==> build 43 <==
==> flow/design.v <==
`timescale 1ns / 1ps
module Cordic_Machine(clock_pulse, reset, x_input, y_input, z_input, x_output, y_output, z_output, flag);
	input clock_pulse;
	input reset;  
	parameter fractional_bit = 22;
	parameter iteration_number = 22;
	input signed [fractional_bit+2:0] x_input;
	input signed [fractional_bit+2:0] y_input;
	input signed [fractional_bit+2:0] z_input;
	output signed [fractional_bit+2:0] x_output;
	output signed [fractional_bit+2:0] y_output;
	output signed [fractional_bit+2:0] z_output;
	output flag;  
	reg signed [fractional_bit+2:0] x_temp_result;
	reg signed [fractional_bit+2:0] y_temp_result;
	reg signed [fractional_bit+2:0] z_temp_result;
	reg [5:0] counter;  
	wire signed [fractional_bit+2:0] LUT_Atan [0:iteration_number];
	assign LUT_Atan[00] = 25'b000_0010000000000000000000;    
	assign LUT_Atan[01] = 25'b000_0001001011100100000000;   
	assign LUT_Atan[02] = 25'b000_0000100111111011001110;  
	assign LUT_Atan[03] = 25'b000_0000010100010001000100;
	assign LUT_Atan[04] = 25'b000_0000001010001011000011;
	assign LUT_Atan[05] = 25'b000_0000000101000101110101;
	assign LUT_Atan[06] = 25'b000_0000000010100010111101;
	assign LUT_Atan[07] = 25'b000_0000000001010001011111;
	assign LUT_Atan[08] = 25'b000_0000000000101000101111;
	assign LUT_Atan[09] = 25'b000_0000000000010100010111;
	assign LUT_Atan[10] = 25'b000_0000000000001010001011;
	assign LUT_Atan[11] = 25'b000_0000000000000101000101;
	assign LUT_Atan[12] = 25'b000_0000000000000010100010;
	assign LUT_Atan[13] = 25'b000_0000000000000001010001;
	assign LUT_Atan[14] = 25'b000_0000000000000000101000;
	assign LUT_Atan[15] = 25'b000_0000000000000000010100;
	assign LUT_Atan[16] = 25'b000_0000000000000000001010;
	assign LUT_Atan[17] = 25'b000_0000000000000000000101;
	assign LUT_Atan[18] = 25'b000_0000000000000000000010;
	assign LUT_Atan[19] = 25'b000_0000000000000000000001;
	assign LUT_Atan[20] = 25'b000_0000000000000000000000;
	assign LUT_Atan[21] = 25'b000_0000000000000000000000;
	assign LUT_Atan[22] = 25'b000_0000000000000000000000;
	always @(posedge clock_pulse) 
		begin
			if (reset)
				begin
					counter <= 0;
				end
			else if (counter == 0) 
				begin
					x_temp_result <= x_input;
					y_temp_result <= y_input;
					z_temp_result <= z_input;
					counter <= counter +1;
				end
			else 
				begin
					x_temp_result <= z_temp_result[fractional_bit+2] ? x_temp_result + (y_temp_result >>> (counter-1))
																					 : x_temp_result - (y_temp_result >>> (counter-1));
					y_temp_result <= z_temp_result[fractional_bit+2] ? y_temp_result - (x_temp_result >>> (counter-1))
																					 : y_temp_result + (x_temp_result >>> (counter-1));
					z_temp_result <= z_temp_result[fractional_bit+2] ? z_temp_result + LUT_Atan[counter-1]
																					 : z_temp_result - LUT_Atan[counter-1];
					counter <= (counter + 1) % (iteration_number);
				end
		end
	assign flag  = (counter == iteration_number-1) ? 1: 0;
	assign x_output = x_temp_result;
	assign y_output = y_temp_result;
	assign z_output = z_temp_result;
endmodule
==> flow/run.sh <==
#!/bin/bash
# the make line also repeats each setting of config.mk as NAME=value (left out here)
make -C /OpenROAD-flow-scripts/flow DESIGN_CONFIG=/design/flow/config.mk WORK_HOME=/design/flow/orfs CLKGATE_MAP_FILE= finish
==> flow/config.mk <==
export PLATFORM = sky130hd
export DESIGN_NAME = Cordic_Machine
export DESIGN_NICKNAME = Cordic_Machine
export VERILOG_FILES = /design/flow/design.v
export SDC_FILE = /design/flow/constraint.sdc
export NUM_CORES = 4
export LEC_CHECK = 0
export ABC_AREA = 0
export CAP_MARGIN = 20
export CORE_MARGIN = 2
export CORE_UTILIZATION = 72
export CTS_CLUSTER_DIAMETER = 337
export CTS_CLUSTER_SIZE = 21
export HOLD_SLACK_MARGIN = 0.26
export PLACE_DENSITY_LB_ADDON = 0.08
export SETUP_SLACK_MARGIN = 1.33
export SLEW_MARGIN = 20
==> flow/constraint.sdc <==
create_clock -name core_clock -period 4.45 [get_ports {clock_pulse}]
set_input_delay 0.8900 -clock core_clock [delete_from_list [all_inputs] [get_ports {clock_pulse}]]
set_output_delay 0.8900 -clock core_clock [all_outputs]
set_load 0.01 [all_outputs]
==> trial 22: changes against build 43 <==
- CORE_UTILIZATION: 72 -> 49
- CTS_CLUSTER_DIAMETER: 337 -> not set
- CTS_CLUSTER_SIZE: 21 -> not set
- HOLD_SLACK_MARGIN: 0.26 -> not set
- PLACE_DENSITY_LB_ADDON: 0.08 -> not set
- SETUP_SLACK_MARGIN: 1.33 -> -0.05
==> flow/constraint.sdc (replaced) <==
create_clock -name core_clock -period 4.98 [get_ports {clock_pulse}]
set_input_delay 0.9960 -clock core_clock [delete_from_list [all_inputs] [get_ports {clock_pulse}]]
set_output_delay 0.9960 -clock core_clock [all_outputs]
set_load 0.01 [all_outputs]
==> results <==
- Build 43 died in detailed placement (3_5_place_dp). Trial 22 completed and failed the layout checks on negative setup slack.
- Synthesized area is the same in trial 22 and build 43.
- Against trial 22, the die size of build 43 is lower by 31%.
- Synthesized cell count is the same in trial 22 and build 43.
==> figures <==
                                                                                        build 43                    trial 22
Outcome                                                                           did not finish  complete, but fails checks
Failing step                                                   detailed placement (3_5_place_dp)                           -
Layout check failures                                                                          -        negative setup slack
Global placement routability congestion                                                     1.37                        1.04
Cell count after synthesis                                                                  1507                        1507
Cell type with the largest total area after synthesis                  sky130_fd_sc_hd__edfxtp_1   sky130_fd_sc_hd__edfxtp_1
Floorplan core area                                                                   17100 um^2                  25000 um^2
Share of synthesized cell area in and, or, nand and nor gates                              0.184                       0.184
Ao+oa area frac                                                                            0.261                       0.261
Chip width                                                                                135 um                      163 um
Die height                                                                                135 um                      163 um
Synth unique cells                                                                           112                         112
Row cnt                                                                                       48                          58
Post-synth EDFFs                                                                              75                          75
Number of top-level pins                                                                     153                         153
Floorplan-stage core utilization                                                           0.726                       0.497
DIE AREA                                                                              18300 um^2                  26700 um^2

* * *

==> run a: inputs <==
// Cordic_Machine: RTL as listed in full above, without the edits since
Settings: LEC_CHECK=0, ABC_AREA=0, CAP_MARGIN=20, CORE_MARGIN=2, CORE_UTILIZATION=72, CTS_CLUSTER_DIAMETER=337, CTS_CLUSTER_SIZE=21, SETUP_SLACK_MARGIN=1.33, SLEW_MARGIN=20; clock period 4.45 ns.
run.sh (not shown) runs the stock make flow with config.mk's settings and CLKGATE_MAP_FILE=.
==> run b (differences from run a) <==
CORE_UTILIZATION = 61   (was 72)
CTS_CLUSTER_DIAMETER = 28   (was 337)
CTS_CLUSTER_SIZE = 40   (was 21)
MAX_ROUTING_LAYER = met4   (was unset)
SETUP_SLACK_MARGIN = -0.05   (was 1.33)
TNS_END_PERCENT = 5   (was unset)
==> flow/constraint.sdc (replaced) <==
create_clock -name core_clock -period 4.98 [get_ports {clock_pulse}]
set_input_delay 0.9960 -clock core_clock [delete_from_list [all_inputs] [get_ports {clock_pulse}]]
set_output_delay 0.9960 -clock core_clock [all_outputs]
set_load 0.01 [all_outputs]
==> run c (differences from run a) <==
ABC_AREA = 1   (was 0)
CORE_MARGIN = 5   (was 2)
CORE_UTILIZATION = 55   (was 72)
CTS_CLUSTER_DIAMETER = unset   (was 337)
CTS_CLUSTER_SIZE = unset   (was 21)
HOLD_SLACK_MARGIN = -0.1   (was unset)
SETUP_SLACK_MARGIN = -0.23   (was 1.33)
==> flow/constraint.sdc (replaced) <==
create_clock -name core_clock -period 4.98 [get_ports {clock_pulse}]
set_input_delay 0.9960 -clock core_clock [delete_from_list [all_inputs] [get_ports {clock_pulse}]]
set_output_delay 0.9960 -clock core_clock [all_outputs]
set_load 0.01 [all_outputs]
==> comparison table <==
                                                                                  run b                     run c               run a
Hold-fix buffers, CTS                                                                 0                         0                   -
Simple-gate share of the synthesized area                                         18.4%                     43.6%               18.4%
Post-DP HPWL                                                                    37.8 mm                   35.2 mm                   -
Number of CTS-inserted buffers                                                        9                         9                   -
Std-Cell Rows                                                                        52                        55                  48
Weighted congestion reported at the end of routability-driven placement            1.33                     0.982                1.34
Y dimension of the die                                                      147 microns               161 microns         135 microns
Maximum number of buffers from clock root to sink                                     2                         2                   -
Floorplan die width                                                         147 microns               161 microns         135 microns
Mean instance size in the synthesized netlist                                8.25 sq um                5.98 sq um          8.25 sq um
Result of the run                                                        did not finish  finished with violations      did not finish
Stage where the flow stopped                                             global routing                         -  detailed placement
Layout check failures                                                                 -      negative setup slack                   -
Core Util at FP                                                                   61.8%                     55.6%               72.6%
Post-synthesis instance area                                                12400 sq um               12600 sq um         12400 sq um
CTS H-tree depth                                                                      3                         3                   -
Core region area                                                            20100 sq um               22600 sq um         17100 sq um
Post-synthesis cell count                                                          1507                      2099                1507
Nets in the synthesized netlist                                                    1671                      2263                1671
Top area contributor share                                                        18.1%                     20.4%               18.1%
Number of gates resized after cts                                                   102                         0                   -
Area of placed instances                                                    17400 sq um               15700 sq um                   -

* * *

==> wip/willow: inputs <==
// Cordic_Machine: RTL as listed in full above, without the edits since
export LEC_CHECK = 0
export CAP_MARGIN = 20
export CORE_MARGIN = 2
export CORE_UTILIZATION = 63
export CTS_CLUSTER_SIZE = 61
export SLEW_MARGIN = 20
export TNS_END_PERCENT = 5
create_clock -name core_clock -period 5.69 [get_ports {clock_pulse}]
==> inputs of wip/harbor, as changes to wip/willow <==
ABC_AREA = 1   (was default)
CORE_MARGIN = 5   (was 2)
CORE_UTILIZATION = 24   (was 63)
CTS_CLUSTER_SIZE = default   (was 61)
PLACE_DENSITY = 0.91   (was default)
SETUP_SLACK_MARGIN = -0.25   (was default)
TNS_END_PERCENT = default   (was 5)
==> flow/constraint.sdc (replaced) <==
create_clock -name core_clock -period 4.98 [get_ports {clock_pulse}]
set_input_delay 0.9960 -clock core_clock [delete_from_list [all_inputs] [get_ports {clock_pulse}]]
set_output_delay 0.9960 -clock core_clock [all_outputs]
set_load 0.01 [all_outputs]
==> comparison table <==
	wip/harbor	wip/willow
Met1 capacity usage during global routing	0.214	0.531
Routed length per instance	15.5 um	22.0 um
PnR worst setup slack	-0.102 ns	-0.0628 ns
DR pass1 iterations	6	17
Worst Path Max Fanout	5	15
MI comb area	9330 sq um	9920 sq um
Syn Area/Cell	5.98 sq um	8.25 sq um
Number of nets in the synthesized netlist	2,263	1,671
Crit path buffers/inverters	4	6
Synth-to-Final Area Change	39.3%	29.6%
Inst Count DP	3,097	1,978
Skew-Pair Late Insertion Delay	0.38 ns	0.37 ns
Placement-stage cell area	16,600 sq um	15,100 sq um
Clock transition at the register clock pins on the worst setup and hold paths after CTS	0.08 ns	0.07 ns
Mux share of post-synthesis cell area	0	0.118
Number of antenna violations at the first check in global routing	3	1
Status	finished with violations	finished with violations
Reasons for failing layout checks	setup timing	setup timing
Share of the final layout cell area in multi-input gates	0.534	0.616

* * *

==> inputs of job 1038 <==
Starts from the design.v that is shown in full above.
clock: 4.98 ns
lec_check: 0
abc_area: 0
cap_margin: 20
core_margin: 2
core_utilization: 55
setup_slack_margin: -0.05
slew_margin: 20
==> inputs of job 7179, as changes to job 1038 <==
- ABC_AREA: 0 -> 1
- CORE_ASPECT_RATIO: unset -> 0.5
- CORE_UTILIZATION: 55 -> 69
- CTS_CLUSTER_DIAMETER: unset -> 274
- CTS_CLUSTER_SIZE: unset -> 39
- HOLD_SLACK_MARGIN: unset -> -0.02
- SETUP_SLACK_MARGIN: -0.05 -> -0.56
- TNS_END_PERCENT: unset -> 40
==> flow/constraint.sdc (replaced) <==
create_clock -name core_clock -period 6.0 [get_ports {clock_pulse}]
set_input_delay 1.2000 -clock core_clock [delete_from_list [all_inputs] [get_ports {clock_pulse}]]
set_output_delay 1.2000 -clock core_clock [all_outputs]
set_load 0.01 [all_outputs]
==> inputs of job 9127, as changes to job 1038 <==
- ABC_AREA: 0 -> unset
- CORE_UTILIZATION: 55 -> 66
- CTS_CLUSTER_SIZE: unset -> 61
- HOLD_SLACK_MARGIN: unset -> -0.05
- SETUP_SLACK_MARGIN: -0.05 -> unset
- TNS_END_PERCENT: unset -> 5
==> flow/constraint.sdc (replaced) <==
create_clock -name core_clock -period 5.33 [get_ports {clock_pulse}]
set_input_delay 1.0660 -clock core_clock [delete_from_list [all_inputs] [get_ports {clock_pulse}]]
set_output_delay 1.0660 -clock core_clock [all_outputs]
set_load 0.01 [all_outputs]
==> comparison table <==
Outcome: job 7179 finished with violations; job 1038 finished with violations; job 9127 aborted with a tool error
Failing step: job 7179 -; job 1038 -; job 9127 5_1_grt
Violated checks: job 7179 negative setup slack; job 1038 negative setup slack; job 9127 -
Clk tree area frac: job 7179 0.0197; job 1038 0.0146; job 9127 -
Routed vias/inst: job 7179 6.26; job 1038 6.89; job 9127 -
Most area-hungry cell class in the final design: job 7179 multi-input combinational cells; job 1038 multi-input combinational cells; job 9127 -
Worst setup endpoint: job 7179 x_temp_result[18]; job 1038 x_temp_result[21]; job 9127 -
Fin crit period: job 7179 6.10 ns; job 1038 5.80 ns; job 9127 -
Portion of synthesized cell area occupied by the leading cell type: job 7179 0.204; job 1038 0.181; job 9127 0.181
Total number of vias: job 7179 15314; job 1038 16583; job 9127 -
Cell taking the most area after synthesis: job 7179 nand2_1; job 1038 edfxtp_1; job 9127 edfxtp_1
Number of stages on the worst setup path: job 7179 31; job 1038 26; job 9127 -
Area delta synth->final: job 7179 15.8%; job 1038 56.5%; job 9127 -
Transition time of the tightest slew-check pin: job 7179 0.848 ns; job 1038 0.975 ns; job 9127 -
Top achievable clock speed: job 7179 0.164 GHz; job 1038 0.172 GHz; job 9127 -
Die area: job 7179 0.0193 mm²; job 1038 0.0238 mm²; job 9127 0.0200 mm²
YS chip area: job 7179 0.0126 mm²; job 1038 0.0124 mm²; job 9127 0.0124 mm²
Worst path buffer plus inverter count: job 7179 7; job 1038 5; job 9127 -
Setup repair bufs after CTS: job 7179 0; job 1038 33; job 9127 9
Nets at Floorplan: job 7179 2263; job 1038 1671; job 9127 1671
Post-synthesis cell count from yosys: job 7179 2099; job 1038 1507; job 9127 1507
Remaining design rule violation count: job 7179 0; job 1038 0; job 9127 -
Count of distinct cell types in the synthesized netlist: job 7179 54; job 1038 112; job 9127 112

* * *

==> build 84 <==
// Cordic_Machine: RTL as listed in full above, without the edits since
make LEC_CHECK=0 ABC_AREA=0 CAP_MARGIN=20 CORE_MARGIN=2 CORE_UTILIZATION=58 CTS_CLUSTER_SIZE=35 SETUP_SLACK_MARGIN=-0.05 SLEW_MARGIN=20 finish   # period 4.98 ns
==> trial 87 (differences from build 84) <==
==> flow/config.mk (replaced) <==
export PLATFORM = sky130hd
export DESIGN_NAME = Cordic_Machine
export DESIGN_NICKNAME = Cordic_Machine
export VERILOG_FILES = /design/flow/design.v
export SDC_FILE = /design/flow/constraint.sdc
export NUM_CORES = 4
export LEC_CHECK = 0
export CAP_MARGIN = 25
export CELL_PAD_IN_SITES_DETAIL_PLACEMENT = 2
export CELL_PAD_IN_SITES_GLOBAL_PLACEMENT = 1
export CORE_ASPECT_RATIO = 0.63
export CORE_MARGIN = 5
export CORE_UTILIZATION = 52
export GPL_ROUTABILITY_DRIVEN = 0
export MIN_ROUTING_LAYER = met2
export PLACE_DENSITY_LB_ADDON = 0.25
export SETUP_SLACK_MARGIN = 0.47
export SLEW_MARGIN = 20
==> flow/constraint.sdc (replaced) <==
create_clock -name core_clock -period 6.0 [get_ports {clock_pulse}]
set_input_delay 1.2000 -clock core_clock [delete_from_list [all_inputs] [get_ports {clock_pulse}]]
set_output_delay 1.2000 -clock core_clock [all_outputs]
set_load 0.01 [all_outputs]
==> trial 92 (differences from build 84) <==
==> flow/config.mk (replaced) <==
export PLATFORM = sky130hd
export DESIGN_NAME = Cordic_Machine
export DESIGN_NICKNAME = Cordic_Machine
export VERILOG_FILES = /design/flow/design.v
export SDC_FILE = /design/flow/constraint.sdc
export NUM_CORES = 4
export LEC_CHECK = 0
export CAP_MARGIN = 20
export CELL_PAD_IN_SITES_DETAIL_PLACEMENT = 2
export CELL_PAD_IN_SITES_GLOBAL_PLACEMENT = 2
export CORE_ASPECT_RATIO = 1.5
export CORE_MARGIN = 2
export CORE_UTILIZATION = 40
export GPL_TIMING_DRIVEN = 0
export PLACE_DENSITY_LB_ADDON = 0.19
export SETUP_SLACK_MARGIN = 0.77
export SLEW_MARGIN = 20
export TNS_END_PERCENT = 80
==> flow/constraint.sdc (replaced) <==
create_clock -name core_clock -period 6.0 [get_ports {clock_pulse}]
set_input_delay 1.2000 -clock core_clock [delete_from_list [all_inputs] [get_ports {clock_pulse}]]
set_output_delay 1.2000 -clock core_clock [all_outputs]
set_load 0.01 [all_outputs]
==> comparison <==
Trial 87 died in detailed placement (DPL-0033). Trial 92 died in clock tree synthesis with DPL-0033. Build 84 aborted during global routing. In area after synthesis, trial 87 and build 84 do not differ. Synthesized cell count is the same in trial 92 and build 84. The lowest die size belongs to build 84, the highest to trial 92.
==> figures <==
Core Area: build 84 0.02102 sq mm; trial 87 0.02329 sq mm; trial 92 0.03084 sq mm
Cell with the most instances after synthesis: build 84 nand2_1; trial 87 nand2_1; trial 92 nand2_1
Run status: build 84 stopped before the end; trial 87 stopped before the end; trial 92 stopped before the end
Stage where the flow stopped: build 84 global routing; trial 87 detailed placement; trial 92 clock tree synthesis
Routability cong.: build 84 1.110; trial 87 -; trial 92 1.106
Post-place instance area: build 84 0.01770 sq mm; trial 87 -; trial 92 0.01492 sq mm
Yosys Chip Area: build 84 0.01243 sq mm; trial 87 0.01243 sq mm; trial 92 0.01243 sq mm
I/O pin count: build 84 153; trial 87 153; trial 92 153
Proportion of synthesized flip-flops having asynchronous set or reset: build 84 0%; trial 87 0%; trial 92 0%
Cell count listed in synth_stat.txt: build 84 1507; trial 87 1507; trial 92 1507
Horiz. Die Dim: build 84 150.4 microns; trial 87 204.8 microns; trial 92 147.9 microns
Floorplan core density: build 84 59.14%; trial 87 53.38%; trial 92 40.31%
Portion of the post-synthesis area used by sequential elements: build 84 19.08%; trial 87 19.08%; trial 92 19.08%
Synth Area in Compound Gates: build 84 26.14%; trial 87 26.14%; trial 92 26.14%
Row cnt: build 84 53; trial 87 44; trial 92 79
Number of buffers added on ports: build 84 152; trial 87 152; trial 92 152
Full die area: build 84 0.02262 sq mm; trial 87 0.02718 sq mm; trial 92 0.03254 sq mm
Total half-perimeter wirelength after legalization and detailed placement: build 84 39780 microns; trial 87 -; trial 92 52600 microns
Post-place setup slack: build 84 -0.7616 ns; trial 87 -; trial 92 -1.863 ns
Post-synth top flop: build 84 edfxtp_1; trial 87 edfxtp_1; trial 92 edfxtp_1
Flip-flop and latch count after synthesis: build 84 81; trial 87 81; trial 92 81
Placed Instances: build 84 2297; trial 87 -; trial 92 2066
Die extent in y: build 84 150.4 microns; trial 87 132.7 microns; trial 92 219.9 microns
Post-Synth XOR/XNOR Area: build 84 10.24%; trial 87 10.24%; trial 92 10.24%
